// clk_ctrl
module clk_ctrl
(
	input				wire				clk_i					,
	input				wire				rstn_i				,	
	input				wire	[15:0]	freq						,
	output			reg				dds1_o					,
	output			reg				dds_o						
);
reg	[31:0]	cnt;
wire	[63:0]	add;
assign add =freq*32'd4294967295/16'd30000;
always@(posedge clk_i or negedge rstn_i)
	if(rstn_i ==1'b0)
		cnt <=32'd0;
	else
		cnt <=cnt +add; 
always@(posedge clk_i or negedge rstn_i)
	if(rstn_i ==1'b0)
		dds_o <=1'b0;
	else if(cnt >=32'd2147483648)
		dds_o <=1'b1;
	else
		dds_o <=1'b0;		
reg	[31:0]	cnt1;
wire	[63:0]	add1;
assign add1 =(freq/8'd36)*32'd4294967295/16'd3000;
always@(posedge clk_i or negedge rstn_i)
	if(rstn_i ==1'b0)
		cnt1 <=32'd0;
	else
		cnt1 <=cnt1 +add1; 
always@(posedge clk_i or negedge rstn_i)
	if(rstn_i ==1'b0)
		dds1_o <=1'b0;
	else if(cnt1 >=32'd2147483648)
		dds1_o <=1'b1;
	else
		dds1_o <=1'b0;		
endmodule
For scale: ~7800 cells after synthesis, roughly 20 I/O pins, ~51000 um2 of cells after synthesis.
export LEC_CHECK = 0
export ABC_AREA = 1
export CAP_MARGIN = 40
export CORE_MARGIN = 2
export CORE_UTILIZATION = 72
export CTS_CLUSTER_SIZE = 14
export PLACE_DENSITY_LB_ADDON = 0.14
export SETUP_SLACK_MARGIN = 4.9
export SLEW_MARGIN = 20
create_clock -name core_clock -period 17.2 [get_ports {clk_i}]
run.sh (not shown) runs the stock make flow with config.mk's settings and CLKGATE_MAP_FILE=.
The starting point failed in detailed placement (3_5_place_dp), error DPL-0038.
Rerun with:
Settings changed: CORE_ASPECT_RATIO from default to 0.9.
The new run never finished: it broke off in detailed placement (3_5_place_dp).
Die area hardly moves.
Synthesized cell count is unchanged.
Synthesized area stays the same.
Rerun with:
Settings changed: ABC_AREA 1 to default, CAP_MARGIN 40 to 20, CORE_ASPECT_RATIO 0.9 to default, CORE_UTILIZATION 72 to 40, CTS_CLUSTER_SIZE 14 to default, PLACE_DENSITY_LB_ADDON 0.14 to default, SETUP_SLACK_MARGIN 4.9 to default.
Clock period 17.2 ns to 68.6 ns, I/O delays scaled along.
After rerunning:
- This time the run finished with timing, DRC and antenna clean
- area after synthesis rises by 8.5%
- die size rises by 94%
- synthesized cell count falls by 9.5%
Rerun with:
Settings changed: ABC_AREA from default to 1, CORE_UTILIZATION 40 to 72, CTS_CLUSTER_SIZE from default to 90.
Clock period 68.6 ns to 57.4 ns, I/O delays scaled along.
=> This time the run completed and failed the layout checks on negative setup slack; global-route usage increases by 14 points; non-clock buffer count increases by 52; first-iteration DRC count increases by a quarter to a third; wire length decreases slightly; worst setup slack is worse by 2.8 ns; hold slack hardly moves; clock skew increases by 0.0094 ns.


Setup of run A:
clk_ctrl again, from the RTL that the note above started with.
Settings: LEC_CHECK=0, CAP_MARGIN=20, CELL_PAD_IN_SITES_DETAIL_PLACEMENT=0, CELL_PAD_IN_SITES_GLOBAL_PLACEMENT=1, CORE_ASPECT_RATIO=0.93, CORE_MARGIN=2, CORE_UTILIZATION=24, CTS_CLUSTER_DIAMETER=399, CTS_CLUSTER_SIZE=98, GPL_ROUTABILITY_DRIVEN=1, MAX_ROUTING_LAYER=met4, SETUP_SLACK_MARGIN=5.0, SLEW_MARGIN=20, TNS_END_PERCENT=25; clock period 115.0 ns.
The flow did not stop early for run A: all stages ran, and the layout cleared the timing, design-rule and antenna checks.
### run A -> run B
- swapping 5.0 for 0.88 in SETUP_SLACK_MARGIN
- swapping 24 for 65 in CORE_UTILIZATION
- clearing CTS_CLUSTER_SIZE, which used to be 98
- clearing CELL_PAD_IN_SITES_GLOBAL_PLACEMENT, which used to be 1
- swapping 25 for 55 in TNS_END_PERCENT
- swapping 399 for 341 in CTS_CLUSTER_DIAMETER
- swapping 115.0 for 60.2 in the clock period (ns, I/O delays scaled along)
--- outcome ---
The flow for run B finished, though final verification flagged negative setup slack.
Taking run A as the reference, in run B number of buffers and inverters on the critical path increased 96%, area fraction of clock buffers and clock inverters decreased 0.15 points, multi-input combinational cell count essentially unchanged.
Worst-case setup margin in the final layout came out lower on run B than on run A.
## Diff of input files: run C against run B
- a deleted CELL_PAD_IN_SITES_DETAIL_PLACEMENT that had been 0
- a deleted SETUP_SLACK_MARGIN that had been 0.88
- a deleted CTS_CLUSTER_DIAMETER that had been 341
- a change of CORE_UTILIZATION from 65 to 71
- a deleted GPL_ROUTABILITY_DRIVEN that had been 1
- a deleted MAX_ROUTING_LAYER that had been met4
- a deleted TNS_END_PERCENT that had been 55
- a deleted CORE_ASPECT_RATIO that had been 0.93
- a change of the clock period (ns, I/O delays scaled along) from 60.2 to 84.3
[summary]
Run C reached the final stage; the timing, design-rule and antenna checks on its layout passed.
Run C improves on run B in via count.
Depth of the critical timing path with buffers and inverters included was lower in the run labelled run C.
The inputs of run D differ from those of run C as listed below.
- CORE_UTILIZATION: 71 -> 68
- the clock period (ns, I/O delays scaled along): 84.3 -> 57.4
==> comparison <==
Finished, but not clean: run D, with negative setup slack.
Run comparison: run C endpoint of the most critical setup path cnt1[31]$_DFF_PN0_; run D endpoint of the most critical setup path cnt1[10]$_DFF_PN0_
Compared with run C, run D shows total antenna diodes in the routed design higher by 5.
The run showing the smaller clock-buffer cell count is run D.
Relative to run C, worst path arrival time has gone down in run D.
Run D vs run C: area growth from synthesis to final layout up in run D
Across both runs, post-CTS clock slew at the launch and capture registers of the worst setup and hold paths was higher for run D than for run C.
Going from run C to run D, utilization grows by 16 points.
Sort run D and run C by portion of the clock cycle consumed by the worst path in the final layout desc -> top: run D
From run C to run D the numbers moved as follows: initial antenna violation count +6; met3 capacity usage during global routing +1.4 points; post-layout net count +21%.
